`flow/constraint.sdc`:
```
create_clock -name core_clock -period 6.21 [get_ports {clk}]
set_input_delay 1.2420 -clock core_clock [delete_from_list [all_inputs] [get_ports {clk}]]
set_output_delay 1.2420 -clock core_clock [all_outputs]
set_load 0.01 [all_outputs]
```
`flow/run.sh`:
```
#!/bin/bash
# the make line also repeats each setting of config.mk as NAME=value (left out here)
make -C /OpenROAD-flow-scripts/flow DESIGN_CONFIG=/design/flow/config.mk WORK_HOME=/design/flow/orfs CLKGATE_MAP_FILE= finish
```
`flow/config.mk`:
```
export PLATFORM = sky130hd
export DESIGN_NAME = maze
export DESIGN_NICKNAME = maze
export VERILOG_FILES = /design/flow/design.v
export SDC_FILE = /design/flow/constraint.sdc
export NUM_CORES = 4
export LEC_CHECK = 0
export CAP_MARGIN = 20
export CELL_PAD_IN_SITES_DETAIL_PLACEMENT = 2
export CELL_PAD_IN_SITES_GLOBAL_PLACEMENT = 3
export CORE_ASPECT_RATIO = 1.57
export CORE_MARGIN = 2
export CORE_UTILIZATION = 72
export CTS_CLUSTER_DIAMETER = 139
export CTS_CLUSTER_SIZE = 79
export GPL_TIMING_DRIVEN = 1
export HOLD_SLACK_MARGIN = -0.02
export MAX_ROUTING_LAYER = met5
export SLEW_MARGIN = 20
```
`flow/design.v`:
```
module maze(clk, reset, start_i, row_i, action_o, coord_o);
    input clk,reset, start_i;
    input [15:0] row_i;
    output reg [1:0] action_o;
    output reg [5:0] coord_o;
    reg [1:0] map [64-1:0];
    reg [1:0] direction [64-1:0];
    (* fsm_encoding = "none" *) reg [1:0] state;
    reg [5:0] cnt;
    reg [5:0] START, END;
    reg [7:0] i;
    always @(posedge clk or posedge reset) begin
        if(reset) begin
            state <= 2'd0;
            action_o <= 2'b00;
        end
        else begin
            case (state)
                2'd0: begin
                   state <= start_i ? 2'd1 : 2'd0;
                   action_o <= start_i ? 2'b01 : 2'b00;
                   cnt <= 1'b0;
                   coord_o <= 6'b0; 
                end
                2'd1: begin
                    if(cnt!=8) begin
                        for(i = 0; i != 8; i = i + 1) begin
                            map[cnt + (i << 3)] <= row_i >> (14 - (i << 1)); 
                        end
                    end
                    else begin
                        START <= ((row_i[15:12]) << 3) + (row_i[11:8]);
                        END <= ((row_i[7:4]) << 3) + (row_i[3:0]);
                        state <= 2'd2;
                        action_o <= 2'b10;
                    end
                    cnt <= cnt + 1;
                end
                2'd2: begin
                    for (i = 0; i != 64; i = i + 1) begin
                        if(map[i] == 2'b11) begin
                            if(i < 56) begin
                                if(map[i+8] == 2'b00) begin
                                    map[i+8] <= 2'b11;
                                    direction[i+8] <= 2'b10;
                                end
                                if(map[i+8] == 2'b10) begin
                                    direction[i+8] <= 2'b10;
                                    state <= 2'd3;
                                    action_o <= 2'b11;
                                    coord_o  <= START;
                                end
                            end
                            if(i > 7) begin
                                if(map[i-8] == 2'b00) begin
                                    map[i-8] <= 2'b11;
                                    direction[i-8] <= 2'b11;
                                end
                                if(map[i-8] == 2'b10) begin
                                    direction[i-8] <= 2'b11;
                                    state <= 2'd3;
                                    action_o <= 2'b11;
                                    coord_o  <= START;
                                end
                            end
                            if(i[2:0] != 0) begin
                                if(map[i-1] == 2'b00) begin
                                    map[i-1] <= 2'b11;
                                    direction[i-1] <= 2'b01;
                                end
                                if(map[i-1] == 2'b10) begin
                                    direction[i-1] <= 2'b01;
                                    state <= 2'd3;
                                    action_o <= 2'b11;
                                    coord_o  <= START;
                                end
                            end
                            if(i[2:0] != 7) begin
                                if(map[i+1] == 2'b00) begin
                                    map[i+1] <= 2'b11;
                                    direction[i+1] <= 2'b00;
                                end
                                if(map[i+1] == 2'b10) begin
                                    direction[i+1] <= 2'b00;
                                    state <= 2'd3;
                                    action_o <= 2'b11;
                                    coord_o  <= START;
                                end
                            end
                            map[i] <= 2'b01;
                        end
                    end
                end
                2'd3: begin
                    if(coord_o != END) begin
                        if(direction[coord_o] == 2'b00) begin
                            coord_o <= coord_o - 1;
                        end
                        else if(direction[coord_o] == 2'b01) begin
                            coord_o <= coord_o + 1;
                        end
                        else if(direction[coord_o] == 2'b10) begin
                            coord_o <= coord_o - 8;
                        end
                        else if(direction[coord_o] == 2'b11) begin
                            coord_o <= coord_o + 8;
                        end
                    end
                    else begin
                        action_o <= 2'b00;
                        state <= 2'd0;
                    end
                end
                default: begin
                end
            endcase
        end
    end
endmodule
```
==> results of run 1 <==
==> results.txt, run 1 <==
Summary of implementation figures.

Status
The flow did not finish. The stage where the flow stopped is global placement without I/O. The tool reported: "[ERROR GPL-0301] Utilization 165.535 % exceeds 100%".

Floorplanning
The area inside the core boundary is 38400 sq um. The die is 251 um tall. The share of the core area taken by cells at floorplan is approximately 73%. The floorplan die width is between 150 and 200 um.

The initialized floorplan defines about 90 standard-cell rows. The die covers between 40000 and 50000 sq um.

Synthesis
Yosys reports a chip area of between 20000 and 30000 sq um. The xor-xnor portion of the synthesized cell area is less than 1%. The synthesis report lists the most area-consuming cells as sky130_fd_sc_hd__edfxtp_1 (30%), sky130_fd_sc_hd__a21oi_1 (8.7%), sky130_fd_sc_hd__nor2_1 (8.4%). Looking at the cell usage after synthesis, the top flip-flop cell is sky130_fd_sc_hd__edfxtp_1. Counting every net in the synthesized netlist gives 3775. The post-synthesis share of cell area spent on and-or and or-and gates is 32.9%.

Of the post-synthesis cell area, the part taken by muxes is under 10%. After synthesis the cells add up to 28000 sq um. The most repeated cell in the gate-level netlist after synthesis is sky130_fd_sc_hd__nor2_1.

In the synthesized netlist, the dominant kind of combinational cell is AND-OR/OR-AND gates. For this design, Yosys synthesis ends with a cell count of roughly 3700. For reference, simple AND, OR, NAND and NOR cells occupy around 22% of the area reported after synthesis. Synthesis handed over a netlist of 3735 instances. In this run, distinct cell masters in the synthesized netlist total 76. The async set-reset flop share out of synthesis is roughly 1.4%.

The number of register bits inferred by synthesis is approximately 280. The post-synth tally of flip-flops with integrated enable is 280. During synthesis, Yosys emitted a total of 3 warnings. In this run the mean area of a mapped cell was roughly 7.5 sq um.

After synthesis, the largest area contributor takes up 30.1% of total cell area. By count the netlist is led by sky130_fd_sc_hd__nor2_1 (625), sky130_fd_sc_hd__a21oi_1 (487), sky130_fd_sc_hd__nand2_1 (308), sky130_fd_sc_hd__clkbuf_1 (304), sky130_fd_sc_hd__edfxtp_1 (280). Summing the sequential cell areas from Yosys gives between 30% and 40% of the chip area. The arithmetic-cell share of the synthesized area counting full adders, half adders and majority gates is 0.939%. Sorting the Yosys area breakdown by cell type puts at the top sky130_fd_sc_hd__edfxtp_1.
==> inputs of run 2 (changes only) <==
- CAP_MARGIN: 20 -> 35
- CELL_PAD_IN_SITES_DETAIL_PLACEMENT: 2 -> 1
- CELL_PAD_IN_SITES_GLOBAL_PLACEMENT: 3 -> not set
- CORE_ASPECT_RATIO: 1.57 -> 0.55
- CORE_UTILIZATION: 72 -> 63
- CTS_CLUSTER_DIAMETER: 139 -> not set
- CTS_CLUSTER_SIZE: 79 -> not set
- GPL_ROUTABILITY_DRIVEN: not set -> 0
- GPL_TIMING_DRIVEN: 1 -> not set
- HOLD_SLACK_MARGIN: -0.02 -> not set
- MAX_ROUTING_LAYER: met5 -> not set
- MIN_ROUTING_LAYER: not set -> met2
- SETUP_SLACK_MARGIN: not set -> 0.46
- clock period: 6.21 -> 3.7 ns (I/O delays scaled with it)
==> run 2 against run 1 <==
Net effect: the flow stops in clock tree synthesis; synthesized cell count unchanged; die size increased by 14%; area after synthesis unchanged.
==> results.txt, run 2 <==
Summary of implementation figures.

Status
The run stopped with a tool error. The flow halted during clock tree synthesis. The first error in the log reads "[ERROR DPL-0033] detailed placement checks failed during check placement".

Floorplanning
The floorplan die width came to 288 um (+79%). The initial core utilization is 63.6% (-9.3 points). The floorplan die height was 160 um (-36%). The area enclosed by the die boundary came to 46200 sq um (+14%). The area inside the core boundary came to 44000 sq um (+15%).

The count of pins on the block boundary is 27. The count of standard-cell rows is 57 (-37%).

Synthesis
The number of cell instances after yosys synthesis is 3735 (unchanged). The async set-reset flop share out of synthesis is 1.41% (unchanged). The post-synthesis area per instance is 7.49 sq um (unchanged). The arithmetic-cell share of the synthesized area counting full adders, half adders and majority gates was 0.939% (unchanged).

The post-synth tally of flip-flops with integrated enable is 280 (unchanged). The number of register bits inferred by synthesis is 284 (unchanged). The most repeated cell in the gate-level netlist after synthesis is sky130_fd_sc_hd__nor2_1. The fraction of synthesized area in multiplexers is 6.80% (unchanged). The xor-xnor portion of the synthesized cell area is 0.590% (unchanged). The post-synthesis share of cell area spent on and, or, nand and nor gates is 22.3% (unchanged). Sorting the synthesized cells by area gives the leading types as sky130_fd_sc_hd__edfxtp_1 (30%), sky130_fd_sc_hd__a21oi_1 (8.7%), sky130_fd_sc_hd__nor2_1 (8.4%). The Yosys chip area is 28000 sq um (unchanged).

The cell area after technology mapping is 28000 sq um (unchanged). The biggest area contributor in the post-synthesis netlist is sky130_fd_sc_hd__edfxtp_1. The post-synthesis share of cell area spent on and-or and or-and gates came to 32.9% (unchanged). The largest non-sequential cell family by area is AND-OR/OR-AND gates. For reference, the top cells by count after synthesis are sky130_fd_sc_hd__nor2_1 (625), sky130_fd_sc_hd__a21oi_1 (487), sky130_fd_sc_hd__nand2_1 (308), sky130_fd_sc_hd__clkbuf_1 (304), sky130_fd_sc_hd__edfxtp_1 (280). The fraction of post-synthesis cell area in the top cell type by area is 30.1% (unchanged). The instance tally after logic synthesis came to 3735 (unchanged). The count of warnings emitted by yosys is 3 (unchanged). The fraction of the yosys area taken by sequential cells is 30.4% (unchanged). The synthesis report names the predominant flop master as sky130_fd_sc_hd__edfxtp_1.

The net count after synthesis is 3775 (unchanged). The tally of unique sky130hd cells used after synthesis is 76 (unchanged).

Place
The number of port buffers is 26. The estimated wirelength of the detail-placed design is ~130000 um. The placement-stage worst setup slack is -0.241 ns.
[run 2: per-stage QoR]
step / instances / power (mW) / utilization (%) / hold slack (ns) / cell area (sq um)
2_1_floorplan: 3735 / 15.1 / - / 0.520 / 28000
3_3_place_gp: 4237 / 20.5 / 67.5 / 0.478 / 29700
3_5_place_dp: 4238 / 22.1 / 67.5 / 0.542 / 29700
==> inputs of run 3 (changes only) <==
- CAP_MARGIN: 35 -> 20
- CELL_PAD_IN_SITES_DETAIL_PLACEMENT: 1 -> not set
- CORE_ASPECT_RATIO: 0.55 -> not set
- CORE_UTILIZATION: 63 -> 40
- GPL_ROUTABILITY_DRIVEN: 0 -> not set
- MIN_ROUTING_LAYER: met2 -> not set
- SETUP_SLACK_MARGIN: 0.46 -> not set
==> run 3 against run 2 <==
Net effect: now clean on timing, DRC and antenna; die size increased by 56%; synthesized cell count unchanged; area after synthesis unchanged.
==> results.txt, run 3 <==
This note records the results obtained with Yosys and OpenROAD.

Timing
Looking at the max-slew report, the worst-margin pin has a slew of 1.15 ns. For this run, the top clock speed supported by timing is between 200 and 300 MHz. The critical path in the final layout is reported with a setup slack of around 0.13 ns. The total setup violations reported at the end of the flow is 0. The period utilization is between 90% and 100%.

For reference, the final report shows the max-slew violation count at 0. The post-route clock skew is about 0.027 ns. The minimum clock period after layout is 3.57 ns. The slew check shows that the tightest pin keeps a relative margin of about a quarter. Hold is met by just over 0.5 ns.

Setup repair after global routing left no endpoint under its margin. The final total negative setup slack is 0 ns. Endpoints failing hold in the final report were tallied at 0.

Setup path
Along the critical path, the tally of buffer and inverter instances is 1. The type of origin of the critical path is a flip-flop. In the setup report, the worst path falls into the class reg -> reg.

The timing report lists the critical path depth as 10 cells. The end point of the critical path is coord_o[3]. The beginning of the worst register-to-register path is coord_o[5].

The largest incremental delay on the critical path is ~0.65 ns. The number of cells on the worst reg-to-reg path is 10. The kind of end point of the critical path is a flip-flop. The register-to-register path setup slack is about 0.13 ns. On the critical path, the stage with the largest delay is an instance of sky130_fd_sc_hd__edfxtp_1. STA lists the endpoint of the worst register-to-register path as coord_o[3]. Tracing the worst setup path back leads to its startpoint at coord_o[5].

The worst path arrival time is 3.90 ns. Among cell families on the critical path, the largest total delay comes from AND-OR/OR-AND gates. The required time of the critical path is 4.03 ns. For reference, the critical path cell chain is buf_4 -> mux2i_1 -> o22ai_1 -> a32o_1 -> a21o_1 -> nor3_1 -> a41o_1 -> mux2i_1 -> nand3_1 -> a32o_1.

The maximum fanout encountered on the critical timing path is 17.

Status
The run finished with no timing, DRC or antenna violations.

Worst hold path
According to the hold report, the worst path is of the in -> async type.

Layout
The final report gives the core utilization as 45.7%. In the final design database the tool counted around 3700 nets. Per the run report, area growth between synthesis and finish was 12.6%.

Place
The number of port buffers is 26 (unchanged). The estimated wirelength of the detail-placed design is 97700 um (-22%). The placement-stage worst setup slack is 0.140 ns (+0.381 ns). The final weighted congestion recorded by global placement is approximately 1.1.

Synthesis
The number of register bits inferred by synthesis was 284 (unchanged). The number of cell instances after yosys synthesis is 3735 (unchanged). The most repeated cell in the gate-level netlist after synthesis is sky130_fd_sc_hd__nor2_1. The largest non-sequential cell family by area is AND-OR/OR-AND gates.

Yosys attributes the largest share of cell area to sky130_fd_sc_hd__edfxtp_1 (30%), sky130_fd_sc_hd__a21oi_1 (8.7%), sky130_fd_sc_hd__nor2_1 (8.4%). The leading area contributor after synthesis is sky130_fd_sc_hd__edfxtp_1. The post-synthesis share of cell area spent on and-or and or-and gates is 32.9% (unchanged). The fraction of synthesized area in multiplexers is 6.80% (unchanged). The cell area after technology mapping is 28000 sq um (unchanged). The net count after synthesis came to 3775 (unchanged). The most instantiated flip-flop cell in the synthesis netlist is sky130_fd_sc_hd__edfxtp_1.

The tally of unique sky130hd cells used after synthesis was 76 (unchanged). The post-synthesis share of cell area spent on and, or, nand and nor gates is 22.3% (unchanged). By count the netlist is led by sky130_fd_sc_hd__nor2_1 (625), sky130_fd_sc_hd__a21oi_1 (487), sky130_fd_sc_hd__nand2_1 (308), sky130_fd_sc_hd__clkbuf_1 (304), sky130_fd_sc_hd__edfxtp_1 (280). The fraction of the yosys area taken by sequential cells came to 30.4% (unchanged). The instance tally after logic synthesis is 3735 (unchanged). The post-synth tally of flip-flops with integrated enable came to 280 (unchanged). The async set-reset flop share out of synthesis came to 1.41% (unchanged). The post-synthesis area per instance is 7.49 sq um (unchanged). The xor-xnor portion of the synthesized cell area is 0.590% (unchanged). The Yosys chip area is 28000 sq um (unchanged). The arithmetic-cell share of the synthesized area counting full adders, half adders and majority gates is 0.939% (unchanged). The fraction of post-synthesis cell area in the top cell type by area is 30.1% (unchanged). The count of warnings emitted by yosys came to 3 (unchanged).

Floorplanning
The floorplan die height is 268 um (+67%). The area inside the core boundary came to 68900 sq um (+57%). The area enclosed by the die boundary is 72100 sq um (+56%). The count of pins on the block boundary came to 27 (unchanged). The initial core utilization is 40.6% (-23 points).

The count of standard-cell rows is 96 (+68%). The floorplan die width was 268 um (-6.8%).

Global routing
The first global-routing pass estimated 193000 um of wire. The met1 demand-to-capacity share in global routing is between 50% and 60%. The number of global-route vias before repair came to around 28000. The total global-route track usage is a little over a third. The global route total overflow is 0.

The most heavily used metal layer in global routing is met1. The met2 track demand over resource in global routing is between 50 and 60%. Entering global routing, the biggest net connects around 120 pins. Global routing used about 10% of the available met3 tracks. The initial antenna violation count is 0.

Power and ir drop
Looking at the power breakdown, sequential logic takes 25.4% of the total. The clock network is responsible for 14.7% of the overall power. The net switching power figure is roughly 13 mW. The power of the sequential group is about 6.5 mW. The power report lists cell-internal power as about 12 mW. The overall power is 25.7 mW. The total power density per cell area is 815 nW/um^2. The leakage power in the latest report is 11.6 nW. For the clock group, total power comes out at ~3.8 mW. The peak supply drop is roughly 470 uV. The script computed the net switching share of total power as about half. The combinational share of power is roughly 60%.

Combinational cells consume a total of around 15 mW. The power group with the largest share is combinational cells.

CTS
The H-tree depth reported by CTS is 2. The total clock sinks is approximately 280. TritonCTS created 37 clock buffers. TritonCTS built the clock tree. The buffer levels on the longest clock path is 3. The clock reaches the later pin of the worst-skew pair after approximately 0.58 ns. Per the post-CTS timing run, clock transition at the registers of the reported paths is 0.06 ns.

The library cell used as clock root buffer is sky130_fd_sc_hd__clkbuf_16. Buffers added to address setup during post-CTS repair amount to 0. The report puts the hold buffer count at CTS at 0.

Drt
After the first detailed-routing iteration, the DRC count stood at roughly 5600. TritonRoute output was used to compute an average wire per cell of approximately 28 um. The antenna diode count is 0. TritonRoute reported its final design rule violation total as 0.

The number of nets still failing antenna checks after routing is 0. Per the detail_route report, vias per standard cell equal roughly 6.8. The wire length reported by the detailed router is 132000 um.

The routed layout has 31500 vias. The number of iterations in the first detailed-routing pass is 8.

Job
The run reported a max-capacitance violation count of 0. Warnings raised by the tools during the run amount to ~40.
-- run 3: timing repair --
action	CTS	global route
endpoints found under the setup margin	0	5
gates resized	0	4
endpoints found under the hold margin	0	0
-- run 3: layout make-up --
class                   instances  area, sq um
fillers                      6914        37400
multi-input cells            3012        17800
flip-flops and latches        284         8510
repair buffers                277         2440
well taps                     931         1160
clock buffers                  48         1020
inverters                      87          327
clock inverters                20          219
-- run 3: per-stage QoR --
step	cell area [sq um]	instances
finish	31500	4659
global route	31500	4659
CTS	31500	4659
detailed placement	30300	4591
global placement	30300	4591
floorplan	28000	3735
-- run 3: per-layer routing --
metal  wire length (um)  share of wire (%)
met1              54200                 41
met3              18700                 14
met5                  0                  0
met4               6360                4.8
met2              53300                 40
==> inputs of run 4 (changes only) <==
- CORE_UTILIZATION: 40 -> 61
- MAX_ROUTING_LAYER: not set -> met4
- SETUP_SLACK_MARGIN: not set -> 0.57
==> run 4 against run 3 <==
Net effect: still clean; die size shrank 34%; via count grew 9.6%; maximum frequency increased by 12%; clock power shrank 5.8%; sequential share of layout area decreased by 0.67 points; global-route usage up 20 points; cell count is 5.9% lower; worst setup slack better by 0.38 ns; register-to-register slack improved by 0.38 ns; critical endpoint is now map[61][1].
==> results.txt, run 4 <==
This note records the results obtained with Yosys and OpenROAD.

Setup path
Looking at the critical path, the single cell with the biggest stage delay is sky130_fd_sc_hd__nand2b_1. The maximum fanout encountered on the critical timing path is 12 (-5). The end of the worst register-to-register path is map[61][1]. The end point of the critical path is map[61][1]. The logic depth of the worst setup path including buffers is 7 (-3). The worst path buffer plus inverter count is 1 (unchanged). The kind of end point of the critical path is a flip-flop. The required time of the critical path was 4.00 ns (-0.03 ns).

The number of cells on the worst reg-to-reg path was 7 (-3). The largest incremental delay on the critical path is 0.73 ns (+0.08 ns). Per STA, the worst path accumulates the most delay in the family simple AND/OR/NAND/NOR gates. The worst setup path is of the reg -> reg kind. Per STA, the worst path is made up of buf_4 -> nand2b_1 -> nor2_1 -> o21ai_0 -> mux2_2 -> mux2i_1 -> o31ai_1. The type of origin of the critical path is a flip-flop. The worst path arrival time is 3.49 ns (-0.41 ns). For the worst reg-to-reg path, the startpoint reported by OpenROAD is cnt[5]. The beginning of the critical path is cnt[5]. The register-to-register path setup slack is 0.51 ns (+0.38 ns).

Power and ir drop
The switching share of power is 52.8% (+1.0 points). The share of power burned in registers is 23.4% (-2.0 points). The total power density per cell area is 848 nW/um^2 (+4.0%). The power of the sequential group is 6.42 mW (-2%).

The combinational logic power is 17.4 mW (+10%). The clock network fraction of design power is 13.0% (-1.7 points). The power group with the largest share is combinational cells.

The clock distribution power is 3.55 mW (-5.8%). The net switching power figure is 14.5 mW (+8.8%). The peak supply drop is 1010 uV (+110%). The static power due to leakage is 11.9 nW (+2.8%). The internal power came to 12.9 mW (+4.3%). The combinational share of power was 63.6% (+3.7 points).

Synthesis
The count of warnings emitted by yosys is 3 (unchanged). Ranked by total cell area, the synthesized netlist is headed by sky130_fd_sc_hd__edfxtp_1 (30%), sky130_fd_sc_hd__a21oi_1 (8.7%), sky130_fd_sc_hd__nor2_1 (8.4%). The net count after synthesis is 3775 (unchanged). The number of register bits inferred by synthesis was 284 (unchanged). The xor-xnor portion of the synthesized cell area was 0.590% (unchanged). The arithmetic-cell share of the synthesized area counting full adders, half adders and majority gates is 0.939% (unchanged). For reference, the top logic cell family by area is AND-OR/OR-AND gates. The fraction of the yosys area taken by sequential cells is 30.4% (unchanged).

The post-synth tally of flip-flops with integrated enable is 280 (unchanged). The post-synthesis share of cell area spent on and, or, nand and nor gates came to 22.3% (unchanged). Looking at area per cell type in the netlist, the leader is sky130_fd_sc_hd__edfxtp_1. The cell area after technology mapping is 28000 sq um (unchanged).

The post-synthesis area per instance is 7.49 sq um (unchanged). Ranked by instance count, the synthesized netlist is headed by sky130_fd_sc_hd__nor2_1 (625), sky130_fd_sc_hd__a21oi_1 (487), sky130_fd_sc_hd__nand2_1 (308), sky130_fd_sc_hd__clkbuf_1 (304), sky130_fd_sc_hd__edfxtp_1 (280). The number of cell instances after yosys synthesis is 3735 (unchanged). The tally of unique sky130hd cells used after synthesis is 76 (unchanged).

The async set-reset flop share out of synthesis was 1.41% (unchanged). The fraction of post-synthesis cell area in the top cell type by area was 30.1% (unchanged). The instance tally after logic synthesis is 3735 (unchanged). The Yosys chip area is 28000 sq um (unchanged). The fraction of synthesized area in multiplexers is 6.80% (unchanged). The post-synthesis share of cell area spent on and-or and or-and gates is 32.9% (unchanged). Among all cell types in the netlist, the one instantiated most often is sky130_fd_sc_hd__nor2_1. The most instantiated flip-flop cell in the synthesis netlist is sky130_fd_sc_hd__edfxtp_1.

Timing
The measured slew at the worst slew-check pin is 1.21 ns (+0.0681 ns). The fmax is 313 MHz (+12%). The final hold violation count is 0 (unchanged). The post-route clock skew was 0.0216 ns (-0.00569 ns). The final total negative setup slack is 0 ns (unchanged). The period utilization is 86.2% (-10 points).

The number of max-slew violations in the final report is 0 (unchanged). The minimum clock period after layout came to 3.19 ns (-0.377 ns). The worst slew margin relative to its limit is 19.1% (-4.5 points).

Setup repair after global routing could not meet its margin everywhere. The total setup violations reported at the end of the flow is 0 (unchanged).

Floorplanning
The count of pins on the block boundary came to 27 (unchanged). The count of standard-cell rows is 78 (-19%). The area inside the core boundary was 45300 sq um (-34%). The floorplan die width came to 218 um (-19%). The area enclosed by the die boundary is 47600 sq um (-34%). The initial core utilization was 61.8% (+21 points). The floorplan die height was 218 um (-19%).

Drt
The total via count in the routed design is 34500 (+9.6%). The average detailed-routed wire length per instance is 30.9 um (+8.8%). The wire length reported by the detailed router came to 136000 um (+2.3%).

The number of DRC markers in iteration 0 is 8088 (+44%). The per-cell via count in the routed design is 7.88 (+17%). The total DRC errors in the routed layout is 0 (unchanged). The number of nets still failing antenna checks after routing is 0 (unchanged). The number of iterations in the first detailed-routing pass was 14 (+6).

Place
The global placement routability congestion is 1.13 (+8.0%). The placed standard-cell area is 29500 sq um (-2.4%). The estimated wirelength of the detail-placed design is 94400 um (-3.3%). The number of port buffers is 26 (unchanged).

CTS
The total CTS buffers is 36 (-2.7%). The clock transition time at the flip-flop clock pins of the worst setup and hold paths is 0.06 ns (about the same). The library cell used as clock root buffer is sky130_fd_sc_hd__clkbuf_16. The buffer levels on the longest clock path is 3 (unchanged). The TritonCTS clock tree is built. The H-tree depth reported by CTS is 2 (unchanged). The total clock sinks is 284 (unchanged). The clock latency of the later-clocked register in the worst-skew pair came to 0.59 ns (about the same).

Worst hold path
STA lists the startpoint of the worst hold path as action_o[0]. The worst hold endpoint is action_o[0]. The report gives the cell count of the worst hold path as 1. According to the hold report, the worst path is of the reg -> reg type.

Job
The number of warnings in the stage logs was 45 (+13%). The max-cap violation count is 0 (unchanged).

Status
The flow ran to the end and the layout has no timing, DRC or antenna violations.

Global routing
The global-route wire length before repair is 195000 um (+1.0%). The number of global-route vias before repair is 30600 (+9.7%). The global route total overflow is 0 (unchanged). The largest net degree at the start of global routing is 179 (+56%). The initial antenna violation count was 4 (+4). The total global-route track usage is 55.9% (+20 points).

Layout
The relative area change from synthesis to final layout is 15.5%. The post-route cell area was 32300 sq um (+2.6%). The fraction of the core area covered by cells at the end of the flow is 71.4% (+26 points). The final net count is 3791 (+1.4%).
run 4: metal layers:
metal / GRT usage, % / wire, um
met2: 75.0 / 52000
met5: - / 0
met1: 71.5 / 45800
met3: 23.0 / 26400
met4: 29.1 / 11300
run 4: final cells by class:
| type | count | area, sq um |
|---|---|---|
| Antenna cell | 4 | 10.0 |
| Clock buffer | 48 | 976 |
| Clock inverter | 17 | 156 |
| Fill cell | 3586 | 13000 |
| Inverter | 87 | 337 |
| Multi-Input combinational cell | 3012 | 18700 |
| Sequential cell | 284 | 8510 |
| Tap cell | 600 | 751 |
| Timing Repair Buffer | 330 | 2850 |
run 4: timing repair:
| item | 4_1_cts | 5_1_grt |
|---|---|---|
| hold buffers | 0 | 0 |
| endpoints found under the setup margin | 89 | 122 |
| pin swaps | 8 | 39 |
| setup buffers | 18 | 58 |
| gates resized | 63 | 164 |
| cloned | 0 | 1 |
run 4: through the flow:
step           std cells  total power [mW]  worst slack [ns]  hold slack (ns)
2_1_floorplan       3735              15.1             0.483            0.520
3_3_place_gp        4236              20.5             0.225            0.491
3_5_place_dp        4236              20.9             0.167            0.489
4_1_cts             4319              24.8             0.513            0.516
5_1_grt             4382              27.8             0.426            0.551
6_report            4382              27.4             0.509            0.517
==> inputs of run 5 (changes only) <==
- CORE_UTILIZATION: 61 -> 70
- CTS_CLUSTER_DIAMETER: not set -> 319
- CTS_CLUSTER_SIZE: not set -> 35
- SETUP_SLACK_MARGIN: 0.57 -> 1.05
- clock period: 3.7 -> 3.63 ns (I/O delays scaled with it)
==> run 5 against run 4 <==
Net effect: die size down 13%; synthesized cell count unchanged; the run now fails in global routing; area after synthesis unchanged.
==> results.txt, run 5 <==
Summary of implementation figures.

Status
The run stopped with a tool error. It got as far as global routing and failed there. The first error in the log reads "[ERROR GRT-0232] Routing congestion too high. Check the congestion heatmap in the GUI".

Synthesis
The Yosys chip area is 28000 sq um (unchanged). The arithmetic-cell share of the synthesized area counting full adders, half adders and majority gates came to 0.939% (unchanged). The fraction of synthesized area in multiplexers is 6.80% (unchanged).

The net count after synthesis is 3775 (unchanged). The main area contributors are sky130_fd_sc_hd__edfxtp_1 (30%), sky130_fd_sc_hd__a21oi_1 (8.7%), sky130_fd_sc_hd__nor2_1 (8.4%). Ranked by instance count, the synthesized netlist is headed by sky130_fd_sc_hd__nor2_1 (625), sky130_fd_sc_hd__a21oi_1 (487), sky130_fd_sc_hd__nand2_1 (308), sky130_fd_sc_hd__clkbuf_1 (304), sky130_fd_sc_hd__edfxtp_1 (280). The fraction of post-synthesis cell area in the top cell type by area came to 30.1% (unchanged). The tally of unique sky130hd cells used after synthesis is 76 (unchanged). The commonest register cell is sky130_fd_sc_hd__edfxtp_1. The number of cell instances after yosys synthesis is 3735 (unchanged).

The post-synthesis share of cell area spent on and, or, nand and nor gates is 22.3% (unchanged). The fraction of the yosys area taken by sequential cells came to 30.4% (unchanged). For this run the top cell type by instance count after synthesis was sky130_fd_sc_hd__nor2_1.

The leading area contributor after synthesis is sky130_fd_sc_hd__edfxtp_1. The post-synth tally of flip-flops with integrated enable is 280 (unchanged). The async set-reset flop share out of synthesis is 1.41% (unchanged). The xor-xnor portion of the synthesized cell area was 0.590% (unchanged). The post-synthesis share of cell area spent on and-or and or-and gates is 32.9% (unchanged). The count of warnings emitted by yosys is 3 (unchanged). The largest non-sequential cell family by area is AND-OR/OR-AND gates. The cell area after technology mapping is 28000 sq um (unchanged). The instance tally after logic synthesis is 3735 (unchanged).

The post-synthesis area per instance is 7.49 sq um (unchanged). The number of register bits inferred by synthesis is 284 (unchanged).

CTS
The buffer levels on the longest clock path is 3 (unchanged). The total of hold buffers inserted after clock tree synthesis was 0 (unchanged). The tree is rooted in a sky130_fd_sc_hd__clkbuf_16. The total clock sinks is 284 (unchanged). The total CTS buffers is 12 (-67%). The H-tree depth reported by CTS is 1 (-1).

Place
The number of port buffers is 26 (unchanged). The placed standard-cell area is 30200 sq um (+2.1%). The count of placed standard cells including taps is 4101 (-3.2%).

The placement-stage worst setup slack was 0.127 ns (-0.0402 ns). The global placement routability congestion came to 1.30 (+14%). The estimated wirelength of the detail-placed design is 89800 um (-4.9%).

Floorplanning
The count of pins on the block boundary is 27 (unchanged). The area enclosed by the die boundary is 41600 sq um (-13%). The area inside the core boundary is 39500 sq um (-13%). The floorplan die width is 204 um (-6.5%).

The count of standard-cell rows is 73 (-6.4%). The floorplan die height came to 204 um (-6.5%). The initial core utilization is 70.7% (+9.0 points).

Global routing
Global routing finished with a remaining overflow of 341. The total global-route track usage is between 80 and 90%.
[run 5: routing by layer]
layer	GRT usage, %	overflow
met2	97.3	114
met1	89.2	51
met3	78.3	50
met5	-	-
met4	84.9	126
[run 5: timing repair]
| item | 4_1_cts |
|---|---|
| resized | 375 |
| pin swaps | 246 |
| buffers inserted | 284 |
| gates cloned | 6 |
| setup endpoints to repair | 273 |
[run 5: metrics by stage]
step | utilization (%) | hold WS, ns
after floorplan | - | 0.506
after detailed placement | 76.2 | 0.488
after global placement | 76.2 | 0.475
after CTS | 87.5 | 0.511
==> inputs of run 6 (changes only) <==
- CTS_CLUSTER_DIAMETER: 319 -> 355
- CTS_CLUSTER_SIZE: 35 -> 30
- MAX_ROUTING_LAYER: met4 -> not set
- SETUP_SLACK_MARGIN: 1.05 -> -0.27
- clock period: 3.63 -> 2.74 ns (I/O delays scaled with it)
==> run 6 against run 5 <==
Net effect: die size did not move; the run again fails in global routing; synthesized cell count did not move; area after synthesis is the same.
==> results.txt, run 6 <==
Summary of implementation figures.

Synthesis
The Yosys chip area is 28000 sq um (unchanged). The fraction of post-synthesis cell area in the top cell type by area is 30.1% (unchanged). The tally of unique sky130hd cells used after synthesis is 76 (unchanged).

The post-synthesis share of cell area spent on and, or, nand and nor gates is 22.3% (unchanged). The number of cell instances after yosys synthesis is 3735 (unchanged). The async set-reset flop share out of synthesis is 1.41% (unchanged).

The post-synthesis share of cell area spent on and-or and or-and gates is 32.9% (unchanged). The number of register bits inferred by synthesis was 284 (unchanged). The count of warnings emitted by yosys is 3 (unchanged). The fraction of the yosys area taken by sequential cells is 30.4% (unchanged). The post-synthesis area per instance is 7.49 sq um (unchanged). The xor-xnor portion of the synthesized cell area is 0.590% (unchanged). The leading area contributor after synthesis is sky130_fd_sc_hd__edfxtp_1. By area the synthesized netlist is led by sky130_fd_sc_hd__edfxtp_1 (30%), sky130_fd_sc_hd__a21oi_1 (8.7%), sky130_fd_sc_hd__nor2_1 (8.4%).

Among all flip-flop cells after synthesis, the most frequent one is sky130_fd_sc_hd__edfxtp_1. The arithmetic-cell share of the synthesized area counting full adders, half adders and majority gates is 0.939% (unchanged). The fraction of synthesized area in multiplexers came to 6.80% (unchanged).

The net count after synthesis is 3775 (unchanged). Ranked by instance count, the synthesized netlist is headed by sky130_fd_sc_hd__nor2_1 (625), sky130_fd_sc_hd__a21oi_1 (487), sky130_fd_sc_hd__nand2_1 (308), sky130_fd_sc_hd__clkbuf_1 (304), sky130_fd_sc_hd__edfxtp_1 (280). The cell area after technology mapping is 28000 sq um (unchanged). The post-synth tally of flip-flops with integrated enable is 280 (unchanged).

By instance count, the leading cell after synthesis is sky130_fd_sc_hd__nor2_1. Yosys shows that the main logic family after synthesis is AND-OR/OR-AND gates. The instance tally after logic synthesis is 3735 (unchanged).

Place
The estimated wirelength of the detail-placed design came to 98600 um (+9.8%). The number of port buffers was 26 (unchanged). The placement-stage worst setup slack was -0.614 ns (-0.741 ns). The placed standard-cell area is 33800 sq um (+12%). The count of placed standard cells including taps is 4679 (+14%). The global placement routability congestion is 1.43 (+10%).

Global routing
Global routing finished with a remaining overflow of 1. Global routing used between 70% and 80% of the available tracks across all layers.

Floorplanning
The count of pins on the block boundary is 27 (unchanged). The floorplan die width is 204 um (unchanged). The area inside the core boundary is 39500 sq um (unchanged).

The initial core utilization is 70.7% (unchanged). The count of standard-cell rows is 73 (unchanged). The floorplan die height came to 204 um (unchanged). The area enclosed by the die boundary came to 41600 sq um (unchanged).

CTS
The H-tree depth reported by CTS came to 1 (unchanged). Clock tree synthesis selected as its root buffer the cell sky130_fd_sc_hd__clkbuf_16. The total of hold buffers inserted after clock tree synthesis was 0 (unchanged). The total clock sinks is 284 (unchanged).

The total CTS buffers is 13 (+1). The buffer levels on the longest clock path is 3 (unchanged).

Status
The flow did not finish. The tool reported: "[ERROR GRT-0232] Routing congestion too high. Check the congestion heatmap in the GUI". The stage where the run came to a stop is global routing.
==> run 6: what timing repair did <==
action	CTS
gates resized	58
cloned	1
pin swaps	15
setup buffers	14
setup endpoints to repair	39
==> run 6: layer usage <==
layer / GRT overflow / global-route usage [%]
met2: 0 / 88.3
met5: 0 / 38.8
met4: 1 / 56.5
met3: 0 / 57.4
met1: 0 / 80.5
==> inputs of run 7 (changes only) <==
- CELL_PAD_IN_SITES_GLOBAL_PLACEMENT: not set -> 3
- CORE_UTILIZATION: 70 -> 40
- CTS_CLUSTER_DIAMETER: 355 -> 139
- CTS_CLUSTER_SIZE: 30 -> not set
- HOLD_SLACK_MARGIN: not set -> -0.02
- MAX_ROUTING_LAYER: not set -> met4
- SETUP_SLACK_MARGIN: -0.27 -> not set
- clock period: 2.74 -> 3.7 ns (I/O delays scaled with it)
==> run 7 against run 6 <==
Net effect: the run now finishes clean; die size rose by 73%; area after synthesis stayed put; synthesized cell count stayed put.
==> results.txt, run 7 <==
This note records the results obtained with Yosys and OpenROAD.

Status
The flow ran to the end and the layout has no timing, DRC or antenna violations.

Floorplanning
The count of standard-cell rows was 96 (+32%). The initial core utilization is 40.6% (-30 points). The floorplan die width is 268 um (+32%). The area inside the core boundary came to 68900 sq um (+74%). The count of pins on the block boundary is 27 (unchanged).

The area enclosed by the die boundary was 72100 sq um (+73%). The floorplan die height was 268 um (+32%).

Drt
Per the detail_route report, the via count comes to between 30000 and 40000. The per-cell via count in the routed design is 6.87. Per the detail_route report, DRC violations left total 0. In the final routed layout, each cell accounts on average for roughly 32 um. The number of iterations in the first detailed-routing pass is 9. The number of nets still failing antenna checks after routing is 0. For this block, the initial DRC count from the detailed router was 5622. The wire length reported by the detailed router is about 150000 um.

Place
The number of port buffers is 26 (unchanged). The estimated wirelength of the detail-placed design was 112000 um (+13%). The placement-stage worst setup slack came to 0.0731 ns (+0.688 ns). The global placement routability congestion is 1.12 (-22%).

Setup path
The worst path buffer plus inverter count is 2. The critical path's most frequent cell is sky130_fd_sc_hd__mux2i_1. The capture point of the worst register-to-register path is recorded as map[61][1]. The worst setup path is captured at a flip-flop. The logic depth of the worst setup path including buffers is 12. The cell type group with the largest total delay on the critical path is multiplexers. The startpoint identified for the worst register-to-register timing path is cnt[1]. For this run, the slowest stage of the critical path takes 0.58 ns.

The register-to-register path setup slack is 0.14 ns. Max fanout on the critical path was recorded as 7. The beginning of the critical path is cnt[1]. The type of origin of the critical path is a flip-flop. STA puts the critical path data required time at around 4 ns. The slowest cell on the critical path is sky130_fd_sc_hd__mux2i_1.

Data arrives at the worst endpoint at 3.87 ns. For reference, the critical path is captured by map[61][1]. The worst register-to-register path has a depth of 12. The signal on the critical path passes through inv_1 -> ha_1 -> buf_4 -> and3b_1 -> nand3_1 -> mux2i_1 -> a211oi_1 -> a21oi_1 -> o21ai_0 -> mux2_2 -> mux2i_1 -> o31ai_1. The kind of critical path is reg -> reg.

Power and ir drop
The peak supply drop is between 1000 and 1500 uV. Power attributed to combinational cells is approximately 16 mW. The clock network fraction of design power is between 10% and 20%.

The power of the sequential group is approximately 6.6 mW. The net switching power figure is between 10 and 15 mW. The static power due to leakage is 11.7 nW. Of all power groups, the one with the highest power is combinational cells. The share of power burned in registers is between 20% and 30%.

The total power density per cell area is between 800 and 900 nW/um^2. Switching power as a fraction of the total was reported as a little over half. The flow reports power dissipated in the clock network as 3.71 mW. The internal power is roughly 12 mW. In this run, the combinational gates consume 61.3% of the power.

Global routing
The number of global-route vias before repair is 29400. The global-route wire length before repair is ~220000 um. The initial antenna violation count is 5.

Entering global routing, the biggest net connects around 130 pins. The global route total overflow is 0. The total global-route track usage is between 40% and 50%.

Synthesis
The count of warnings emitted by yosys is 3 (unchanged). The fraction of synthesized area in multiplexers was 6.80% (unchanged). The commonest register cell is sky130_fd_sc_hd__edfxtp_1. The post-synthesis share of cell area spent on and-or and or-and gates came to 32.9% (unchanged).

In the synthesized netlist, the cells that appear most often are sky130_fd_sc_hd__nor2_1 (625), sky130_fd_sc_hd__a21oi_1 (487), sky130_fd_sc_hd__nand2_1 (308), sky130_fd_sc_hd__clkbuf_1 (304), sky130_fd_sc_hd__edfxtp_1 (280). For reference, the top logic cell family by area is AND-OR/OR-AND gates. The number of cell instances after yosys synthesis was 3735 (unchanged). The number of register bits inferred by synthesis came to 284 (unchanged). The fraction of the yosys area taken by sequential cells was 30.4% (unchanged). The Yosys chip area was 28000 sq um (unchanged). The async set-reset flop share out of synthesis is 1.41% (unchanged). The post-synthesis share of cell area spent on and, or, nand and nor gates is 22.3% (unchanged). The instance tally after logic synthesis came to 3735 (unchanged). The cell area after technology mapping came to 28000 sq um (unchanged). The most frequently used library cell after synthesis is sky130_fd_sc_hd__nor2_1.

The arithmetic-cell share of the synthesized area counting full adders, half adders and majority gates is 0.939% (unchanged). The fraction of post-synthesis cell area in the top cell type by area was 30.1% (unchanged). The net count after synthesis came to 3775 (unchanged). Sorting the synthesized cells by area gives the leading types as sky130_fd_sc_hd__edfxtp_1 (30%), sky130_fd_sc_hd__a21oi_1 (8.7%), sky130_fd_sc_hd__nor2_1 (8.4%). The tally of unique sky130hd cells used after synthesis came to 76 (unchanged). sky130_fd_sc_hd__edfxtp_1 takes more of the synthesized area than any other cell.

The xor-xnor portion of the synthesized cell area is 0.590% (unchanged). The post-synth tally of flip-flops with integrated enable is 280 (unchanged). The post-synthesis area per instance is 7.49 sq um (unchanged).

CTS
The total CTS buffers is 38 (+25). The number of instances resized during post-cts repair is 0 (-100%). The H-tree depth reported by CTS is 2 (+1).

The timing report gives the clock slew at the launch and capture registers of the worst setup and hold paths as ~0.060 ns. The total clock sinks is 284 (unchanged). The library cell used as clock root buffer is sky130_fd_sc_hd__clkbuf_16.

The number of setup buffers added after CTS is 0 (-14). The buffer levels on the longest clock path came to 3 (unchanged). TritonCTS built the clock tree. The total of hold buffers inserted after clock tree synthesis is 0 (unchanged). The clock latency of the later-clocked register in the worst-skew pair is roughly 0.6 ns.

Timing
The post-route clock skew is roughly 0.026 ns. For this run, the top clock speed supported by timing is between 200 and 300 MHz. Per the finish-stage timing summary, setup violations number 0. In the final report, the number of pins over their slew limit comes to 0. The final hold violation count is 0. Setup repair after global routing could not meet its margin everywhere.

The final worst setup slack is 0.144 ns. At the pin with the least slew margin, the transition time is 1.03 ns. The worst slew margin relative to its limit is a little under a third.

The final timing report derives a shortest allowable period of between 3 and 4 ns. Adding up every negative setup slack in the final design gives 0 ns. Post-route period utilization is reported as 96.1%.

Worst hold path
The worst hold endpoint is action_o[0]. The number of cells traversed by the worst hold path is 1. According to the hold report, the worst path is of the reg -> reg type. Per the hold report, the tightest min-delay path originates at action_o[0].

Job
The number of warnings in the stage logs is ~44. The max-cap violation count is 0.

Layout
The relative area change from synthesis to final layout is 13.3%. The final net count is 3763.
==> run 7: cell type report <==
| cell class | count | area [sq um] |
|---|---|---|
| diodes | 6 | 15.0 |
| clock buffers | 44 | 973 |
| clock inverters | 23 | 220 |
| fillers | 7075 | 37300 |
| inverters | 87 | 327 |
| multi-input cells | 3012 | 17900 |
| flip-flops and latches | 284 | 8510 |
| well taps | 931 | 1160 |
| repair buffers | 300 | 2640 |
==> run 7: per-layer routing <==
layer  global-route usage, %  up-vias  part of all wire, %
met1                    59.7    15600                   43
met5                       -        -                    0
met4                    15.9        0                  4.3
li1                        -    14000                    -
met2                    56.7     2285                   40
met3                    11.2      347                   13
==> run 7: through the flow <==
stage          cells  power (mW)  hold slack [ns]  cell area [sq um]  util, %
3_5_place_dp    4614        21.9            0.514              30500     44.2
2_1_floorplan   3735        15.1            0.520              28000        -
6_report        4687        26.5            0.537              31700     46.0
3_3_place_gp    4614        21.8            0.473              30500     44.2
4_1_cts         4681        25.7            0.539              31700     45.9
5_1_grt         4685        27.5            0.558              31700     46.0
==> inputs of run 8 (changes only) <==
- ABC_AREA: not set -> 1
- CELL_PAD_IN_SITES_GLOBAL_PLACEMENT: 3 -> not set
- CORE_UTILIZATION: 40 -> 72
- CTS_CLUSTER_DIAMETER: 139 -> 29
- HOLD_SLACK_MARGIN: -0.02 -> not set
- MAX_ROUTING_LAYER: met4 -> not set
- SETUP_SLACK_MARGIN: not set -> 0.77
- clock period: 3.7 -> 2.98 ns (I/O delays scaled with it)
==> run 8 against run 7 <==
Net effect: synthesized cell count rose by 19%; die size fell by 44%; area after synthesis barely moved; the flow now stops in global routing.
==> results.txt, run 8 <==
Summary of implementation figures.

Synthesis
The largest non-sequential cell family by area is AND-OR/OR-AND gates. The instance tally after logic synthesis is 4446 (+19%). The tally of unique sky130hd cells used after synthesis was 51 (-33%).

The post-synthesis share of cell area spent on and-or and or-and gates is 31.2% (-1.7 points). Yosys instantiated no cell more often than sky130_fd_sc_hd__nand2_1. The fraction of post-synthesis cell area in the top cell type by area is 30.1% (about the same). The commonest register cell is sky130_fd_sc_hd__edfxtp_1.

The xor-xnor portion of the synthesized cell area was 0.188% (-0.40 points). The cell area after technology mapping is 28000 sq um (about the same). The number of cell instances after yosys synthesis came to 4446 (+19%).

The net count after synthesis is 4486 (+19%). The post-synthesis share of cell area spent on and, or, nand and nor gates came to 27.8% (+5.5 points). The fraction of synthesized area in multiplexers is 0.0358% (-6.8 points). The number of register bits inferred by synthesis is 284 (unchanged). The post-synth tally of flip-flops with integrated enable is 280 (unchanged). The post-synthesis area per instance is 6.29 sq um (-16%). Yosys reports that the most numerous cell types are sky130_fd_sc_hd__nand2_1 (1103), sky130_fd_sc_hd__o21ai_0 (664), sky130_fd_sc_hd__nor2_1 (546), sky130_fd_sc_hd__inv_1 (454), sky130_fd_sc_hd__a21oi_1 (372). The leading area contributor after synthesis is sky130_fd_sc_hd__edfxtp_1. The arithmetic-cell share of the synthesized area counting full adders, half adders and majority gates is 0.940% (about the same). The count of warnings emitted by yosys is 3 (unchanged). Ranked by total cell area, the synthesized netlist is headed by sky130_fd_sc_hd__edfxtp_1 (30%), sky130_fd_sc_hd__nand2_1 (15%), sky130_fd_sc_hd__o21ai_0 (12%).

The Yosys chip area came to 28000 sq um (about the same). The fraction of the yosys area taken by sequential cells was 30.4% (about the same). The async set-reset flop share out of synthesis was 1.41% (unchanged).

CTS
The H-tree depth reported by CTS was 2 (unchanged). The buffer levels on the longest clock path is 3 (unchanged). The tree is rooted in a sky130_fd_sc_hd__clkbuf_16. The total clock sinks is 284 (unchanged).

The total of hold buffers inserted after clock tree synthesis is 0 (unchanged). The total CTS buffers was 61 (+61%).

Place
The number of port buffers is 26 (unchanged). The estimated wirelength of the detail-placed design came to 97500 um (-13%). The global placement routability congestion was 1.30 (+16%).

Floorplanning
The floorplan die height was 201 um (-25%). The floorplan die width is 201 um (-25%). The count of standard-cell rows is 72 (-25%). The area enclosed by the die boundary was 40400 sq um (-44%).

The count of pins on the block boundary is 27 (unchanged). The area inside the core boundary is 38500 sq um (-44%). The initial core utilization is 72.7% (+32 points).

Global routing
The global route total overflow is between 300 and 400. The total global-route track usage is 89.2%.

Status
The tool reported: "[ERROR GRT-0116] Global routing finished with congestion. Check the congestion regions in the DRC Viewer". The stage where the run came to a stop is global routing. The run stopped with a tool error.
## run 8: metal layers
metal  GRT overflow  GRT usage, %
met5              5          62.1
met4            125          87.1
met3             38          82.9
met2            164          98.1
met1             30          89.0
## run 8: stage by stage
step / std cells / setup WS (ns) / util, % / instance area [sq um] / hold slack [ns]
after CTS: 5322 / 0.196 / 90.5 / 34800 / 0.527
after global placement: 5142 / 0.132 / 81.6 / 31400 / 0.527
after floorplan: 4446 / 0.349 / - / 28300 / 0.362
after detailed placement: 5142 / 0.0577 / 81.6 / 31400 / 0.544
## run 8: what timing repair did
item / in CTS
cloned: 1
resized: 289
pin swaps: 53
setup endpoints to repair: 288
buffers inserted: 66
==> inputs of run 9 (changes only) <==
- ABC_AREA: 1 -> not set
- CELL_PAD_IN_SITES_GLOBAL_PLACEMENT: not set -> 3
- CORE_ASPECT_RATIO: not set -> 0.61
- CORE_UTILIZATION: 72 -> 63
- CTS_CLUSTER_DIAMETER: 29 -> 340
- CTS_CLUSTER_SIZE: not set -> 75
- MAX_ROUTING_LAYER: not set -> met4
- MIN_ROUTING_LAYER: not set -> met2
- PLACE_DENSITY: not set -> 0.49
- SETUP_SLACK_MARGIN: 0.77 -> -0.02
- SLEW_MARGIN: 20 -> 5
- TNS_END_PERCENT: not set -> 5
- clock period: 2.98 -> 3.01 ns (I/O delays scaled with it)
==> run 9 against run 8 <==
Net effect: the run fails in global placement without I/O; synthesized cell count decreased by 16%; die size increased by 14%; area after synthesis about the same.
==> results.txt, run 9 <==
Summary of implementation figures.

Floorplanning
The area enclosed by the die boundary was 46200 sq um (+14%). The floorplan die height is 169 um (-16%). The initial core utilization is 63.7% (-9.0 points).

The floorplan die width is 274 um (+36%). The area inside the core boundary is 43900 sq um (+14%). The count of standard-cell rows is 60 (-17%).

Status
The flow did not finish. The first error in the log reads "[ERROR GPL-0301] Utilization 144.987 % exceeds 100%". The stage where the flow stopped is global placement without I/O.

Synthesis
The cell area after technology mapping is 28000 sq um (about the same). The fraction of post-synthesis cell area in the top cell type by area is 30.1% (about the same). After synthesis, the most frequently instantiated cells are sky130_fd_sc_hd__nor2_1 (625), sky130_fd_sc_hd__a21oi_1 (487), sky130_fd_sc_hd__nand2_1 (308), sky130_fd_sc_hd__clkbuf_1 (304), sky130_fd_sc_hd__edfxtp_1 (280).

The cell type that accounts for the most area after synthesis is sky130_fd_sc_hd__edfxtp_1. The number of register bits inferred by synthesis was 284 (unchanged). Among all cell types in the netlist, the one instantiated most often is sky130_fd_sc_hd__nor2_1. The fraction of the yosys area taken by sequential cells is 30.4% (about the same). The post-synth tally of flip-flops with integrated enable came to 280 (unchanged). The tally of unique sky130hd cells used after synthesis is 76 (+49%).

The number of cell instances after yosys synthesis is 3735 (-16%). The Yosys chip area is 28000 sq um (about the same). In the synthesized netlist, the dominant kind of combinational cell is AND-OR/OR-AND gates. The most instantiated flip-flop cell in the synthesis netlist is sky130_fd_sc_hd__edfxtp_1.

The net count after synthesis is 3775 (-16%). The post-synthesis share of cell area spent on and, or, nand and nor gates is 22.3% (-5.5 points). By area the synthesized netlist is led by sky130_fd_sc_hd__edfxtp_1 (30%), sky130_fd_sc_hd__a21oi_1 (8.7%), sky130_fd_sc_hd__nor2_1 (8.4%). The instance tally after logic synthesis is 3735 (-16%).

The count of warnings emitted by yosys is 3 (unchanged). The async set-reset flop share out of synthesis is 1.41% (unchanged). The post-synthesis area per instance came to 7.49 sq um (+19%). The xor-xnor portion of the synthesized cell area is 0.590% (+0.40 points). The post-synthesis share of cell area spent on and-or and or-and gates was 32.9% (+1.7 points).

The arithmetic-cell share of the synthesized area counting full adders, half adders and majority gates is 0.939% (about the same). The fraction of synthesized area in multiplexers was 6.80% (+6.8 points).
==> inputs of run 10 (changes only) <==
- ABC_AREA: not set -> 1
- CAP_MARGIN: 20 -> 5
- CELL_PAD_IN_SITES_DETAIL_PLACEMENT: not set -> 2
- CELL_PAD_IN_SITES_GLOBAL_PLACEMENT: 3 -> 1
- CORE_ASPECT_RATIO: 0.61 -> 0.62
- CORE_MARGIN: 2 -> 3
- CORE_UTILIZATION: 63 -> 32
- CTS_CLUSTER_DIAMETER: 340 -> 81
- CTS_CLUSTER_SIZE: 75 -> 92
- GPL_ROUTABILITY_DRIVEN: not set -> 0
- GPL_TIMING_DRIVEN: not set -> 0
- MAX_ROUTING_LAYER: met4 -> met5
- PLACE_DENSITY: 0.49 -> not set
- PLACE_DENSITY_LB_ADDON: not set -> 0.23
- SETUP_SLACK_MARGIN: -0.02 -> 0.56
- TNS_END_PERCENT: 5 -> 15
- clock period: 3.01 -> 4.97 ns (I/O delays scaled with it)
==> run 10 against run 9 <==
Net effect: the flow stops in global routing; synthesized cell count grew 19%; area after synthesis is essentially flat; die size grew 97%.
==> results.txt, run 10 <==
Summary of implementation figures.

Floorplanning
The initial core utilization is 32.6% (-31 points). 27 I/O pins were placed. The area enclosed by the die boundary is 91100 sq um (+97%).

The floorplan die height is 239 um (+42%). The area inside the core boundary is 85700 sq um (+95%). The count of standard-cell rows is 84 (+40%). The floorplan die width is 381 um (+39%).

Synthesis
The leading area contributor after synthesis is sky130_fd_sc_hd__edfxtp_1. The count of warnings emitted by yosys is 3 (unchanged). The post-synthesis area per instance is 6.29 sq um (-16%). The cell area after technology mapping was 28000 sq um (about the same). The instance tally after logic synthesis is 4446 (+19%). The Yosys chip area is 28000 sq um (about the same). The most instantiated flip-flop cell in the synthesis netlist is sky130_fd_sc_hd__edfxtp_1. The tally of unique sky130hd cells used after synthesis is 51 (-33%).

The net count after synthesis came to 4486 (+19%). The post-synthesis share of cell area spent on and, or, nand and nor gates is 27.8% (+5.5 points). The number of register bits inferred by synthesis was 284 (unchanged). The post-synth tally of flip-flops with integrated enable is 280 (unchanged). The async set-reset flop share out of synthesis was 1.41% (unchanged). The number of cell instances after yosys synthesis is 4446 (+19%). In the synthesized netlist, the cells that appear most often are sky130_fd_sc_hd__nand2_1 (1103), sky130_fd_sc_hd__o21ai_0 (664), sky130_fd_sc_hd__nor2_1 (546), sky130_fd_sc_hd__inv_1 (454), sky130_fd_sc_hd__a21oi_1 (372).

The main area contributors are sky130_fd_sc_hd__edfxtp_1 (30%), sky130_fd_sc_hd__nand2_1 (15%), sky130_fd_sc_hd__o21ai_0 (12%). The fraction of the yosys area taken by sequential cells was 30.4% (about the same). The xor-xnor portion of the synthesized cell area is 0.188% (-0.40 points). The most repeated cell in the gate-level netlist after synthesis is sky130_fd_sc_hd__nand2_1. The arithmetic-cell share of the synthesized area counting full adders, half adders and majority gates is 0.940% (about the same). The post-synthesis share of cell area spent on and-or and or-and gates was 31.2% (-1.7 points). The fraction of synthesized area in multiplexers was 0.0358% (-6.8 points).

The fraction of post-synthesis cell area in the top cell type by area is 30.1% (about the same). The largest non-sequential cell family by area is AND-OR/OR-AND gates.

CTS
The total of hold buffers inserted after clock tree synthesis is 0. The H-tree depth reported by CTS is 1. Looking at the clock tree report, the maximum root-to-sink buffer count equals 3.

The cell sitting at the root of the clock tree is a sky130_fd_sc_hd__clkbuf_16. The total clock sinks is approximately 280. The total CTS buffers is 13.

Place
The HPWL after detailed placement is between 150000 and 200000 um. The count of placed standard cells including taps is about 5600. The number of port buffers is 26.

Global routing
In the global route stage, overall resource usage came out at 85.7%. Per the GRT congestion report, total overflow comes to 3544.

Status
The run stopped with a tool error. The tool reported: "[ERROR GRT-0116] Global routing finished with congestion. Check the congestion regions in the DRC Viewer". It got as far as global routing and failed there.
==> run 10: per-stage QoR <==
step	instance area (sq um)	utilization, %	setup WS [ns]	setup TNS (ns)	hold slack [ns]
floorplan	28000	-	0.910	0	0.512
global placement	29700	34.6	-2.75	-238.18	0.537
detailed placement	29900	34.9	-0.586	-5.00	0.545
CTS	30400	35.5	0.259	0	0.577
==> run 10: what timing repair did <==
| item | CTS |
|---|---|
| endpoints found under the hold margin | 0 |
| pin swaps | 3 |
| resized | 12 |
| buffers inserted | 1 |
| endpoints found under the setup margin | 142 |
==> run 10: layer usage <==
| layer | overflow | GRT usage [%] |
|---|---|---|
| met5 | 313 | 89.5 |
| met4 | 114 | 57.1 |
| met3 | 2943 | 107 |
| met2 | 174 | 81.7 |
| met1 | - | - |
==> inputs of run 11 (changes only) <==
- CAP_MARGIN: 5 -> 20
- CELL_PAD_IN_SITES_DETAIL_PLACEMENT: 2 -> not set
- CELL_PAD_IN_SITES_GLOBAL_PLACEMENT: 1 -> not set
- CORE_ASPECT_RATIO: 0.62 -> not set
- CORE_MARGIN: 3 -> 2
- CORE_UTILIZATION: 32 -> 69
- CTS_CLUSTER_DIAMETER: 81 -> 244
- CTS_CLUSTER_SIZE: 92 -> not set
- GPL_ROUTABILITY_DRIVEN: 0 -> not set
- GPL_TIMING_DRIVEN: 0 -> not set
- MAX_ROUTING_LAYER: met5 -> met4
- MIN_ROUTING_LAYER: met2 -> not set
- PLACE_DENSITY_LB_ADDON: 0.23 -> not set
- SETUP_SLACK_MARGIN: 0.56 -> not set
- SLEW_MARGIN: 5 -> 20
- TNS_END_PERCENT: 15 -> 5
- clock period: 4.97 -> 2.42 ns (I/O delays scaled with it)
==> run 11 against run 10 <==
Net effect: die size decreased by 54%; synthesized cell count did not move; the run fails in clock tree synthesis; area after synthesis did not move.
==> results.txt, run 11 <==
Summary of implementation figures.

Synthesis
The most repeated cell in the gate-level netlist after synthesis is sky130_fd_sc_hd__nand2_1. The tally of unique sky130hd cells used after synthesis is 51 (unchanged). The xor-xnor portion of the synthesized cell area was 0.188% (unchanged).

The post-synthesis share of cell area spent on and, or, nand and nor gates is 27.8% (unchanged). Of all cell types, the one taking the most synthesized area is sky130_fd_sc_hd__edfxtp_1. The synthesis report lists the most area-consuming cells as sky130_fd_sc_hd__edfxtp_1 (30%), sky130_fd_sc_hd__nand2_1 (15%), sky130_fd_sc_hd__o21ai_0 (12%). The fraction of post-synthesis cell area in the top cell type by area is 30.1% (unchanged). Among all flip-flop cells after synthesis, the most frequent one is sky130_fd_sc_hd__edfxtp_1. The arithmetic-cell share of the synthesized area counting full adders, half adders and majority gates is 0.940% (unchanged). Sorting the synthesized cells by how often they occur yields sky130_fd_sc_hd__nand2_1 (1103), sky130_fd_sc_hd__o21ai_0 (664), sky130_fd_sc_hd__nor2_1 (546), sky130_fd_sc_hd__inv_1 (454), sky130_fd_sc_hd__a21oi_1 (372). The fraction of the yosys area taken by sequential cells is 30.4% (unchanged). For reference, the top logic cell family by area is AND-OR/OR-AND gates. The fraction of synthesized area in multiplexers was 0.0358% (unchanged).

The post-synthesis share of cell area spent on and-or and or-and gates came to 31.2% (unchanged). The post-synth tally of flip-flops with integrated enable is 280 (unchanged). The net count after synthesis is 4486 (unchanged). The async set-reset flop share out of synthesis was 1.41% (unchanged). The instance tally after logic synthesis is 4446 (unchanged). The count of warnings emitted by yosys is 3 (unchanged). The number of cell instances after yosys synthesis came to 4446 (unchanged). The post-synthesis area per instance is 6.29 sq um (unchanged). The number of register bits inferred by synthesis came to 284 (unchanged). The Yosys chip area is 28000 sq um (unchanged).

The cell area after technology mapping was 28000 sq um (unchanged).

Place
The count of placed standard cells including taps is 5892 (+4.4%). The number of port buffers is 26 (unchanged). The placed standard-cell area is 37200 sq um (+24%). The placement-stage worst setup slack was -0.792 ns (-0.206 ns).

The estimated wirelength of the detail-placed design was 130000 um (-23%). The global placement routability congestion is approximately 1.3.

Status
The stage where the flow stopped is clock tree synthesis. The tool reported: "[ERROR DPL-0038] Utilization greater than 100%, impossible to legalize". The run stopped with a tool error.

Floorplanning
The initial core utilization was 70.2% (+38 points). The area enclosed by the die boundary is 42200 sq um (-54%). The floorplan die height was 205 um (-14%). The count of standard-cell rows came to 73 (-13%). The area inside the core boundary is 39800 sq um (-54%).

The count of pins on the block boundary came to 27 (unchanged). The floorplan die width came to 205 um (-46%).
==> inputs of run 12 (changes only) <==
- CORE_ASPECT_RATIO: not set -> 0.7
- CORE_UTILIZATION: 69 -> 72
- CTS_CLUSTER_DIAMETER: 244 -> 396
- CTS_CLUSTER_SIZE: not set -> 99
- MAX_ROUTING_LAYER: met4 -> not set
- PLACE_DENSITY: not set -> 0.42
- SETUP_SLACK_MARGIN: not set -> 0.3
- TNS_END_PERCENT: 5 -> not set
- clock period: 2.42 -> 1.02 ns (I/O delays scaled with it)
==> run 12 against run 11 <==
Net effect: the flow stops in detailed placement; synthesized cell count stayed put; die size down 4.0%; area after synthesis unchanged.
==> results.txt, run 12 <==
Summary of implementation figures.

Synthesis
The xor-xnor portion of the synthesized cell area is 0.188% (unchanged). For this run the top cell type by instance count after synthesis was sky130_fd_sc_hd__nand2_1. The cell area after technology mapping is 28000 sq um (unchanged). The fraction of post-synthesis cell area in the top cell type by area was 30.1% (unchanged). The Yosys chip area came to 28000 sq um (unchanged).

The arithmetic-cell share of the synthesized area counting full adders, half adders and majority gates came to 0.940% (unchanged). The instance tally after logic synthesis is 4446 (unchanged). The count of warnings emitted by yosys is 3 (unchanged). The post-synthesis share of cell area spent on and, or, nand and nor gates is 27.8% (unchanged). The post-synth tally of flip-flops with integrated enable is 280 (unchanged). The net count after synthesis was 4486 (unchanged). The commonest cells after synthesis are sky130_fd_sc_hd__nand2_1 (1103), sky130_fd_sc_hd__o21ai_0 (664), sky130_fd_sc_hd__nor2_1 (546), sky130_fd_sc_hd__inv_1 (454), sky130_fd_sc_hd__a21oi_1 (372). The post-synthesis area per instance is 6.29 sq um (unchanged). Per the synth stats, the flop cell with the highest instance count is sky130_fd_sc_hd__edfxtp_1. The number of register bits inferred by synthesis came to 284 (unchanged). The tally of unique sky130hd cells used after synthesis is 51 (unchanged). The async set-reset flop share out of synthesis was 1.41% (unchanged).

The fraction of synthesized area in multiplexers was 0.0358% (unchanged). Yosys shows that the main logic family after synthesis is AND-OR/OR-AND gates. The main area contributors are sky130_fd_sc_hd__edfxtp_1 (30%), sky130_fd_sc_hd__nand2_1 (15%), sky130_fd_sc_hd__o21ai_0 (12%). The post-synthesis share of cell area spent on and-or and or-and gates is 31.2% (unchanged).

The number of cell instances after yosys synthesis is 4446 (unchanged). The fraction of the yosys area taken by sequential cells is 30.4% (unchanged). Per the synthesis report, the dominant area consumer among library cells is sky130_fd_sc_hd__edfxtp_1.

Floorplanning
The area enclosed by the die boundary is 40500 sq um (-4.0%). The area inside the core boundary is 38400 sq um (-3.7%). The floorplan die height is 169 um (-18%). The count of pins on the block boundary came to 27 (unchanged). The initial core utilization is 72.9% (+2.7 points). The floorplan die width is 240 um (+17%). The count of standard-cell rows is 60 (-18%).

Status
The run stopped with a tool error. The flow stopped in detailed placement. The tool reported: "[ERROR DPL-0038] Utilization greater than 100%, impossible to legalize".

Place
The number of port buffers is 26 (unchanged). The global placement routability congestion came to 1.36 (+7.2%).
[run 12: stage by stage]
step | instance area (sq um) | setup WS [ns] | total power [mW]
2_1_floorplan | 28400 | -1.61 | 56.2
3_3_place_gp | 39500 | -2.03 | 94.5
Power and IR drop assume default switching activity.
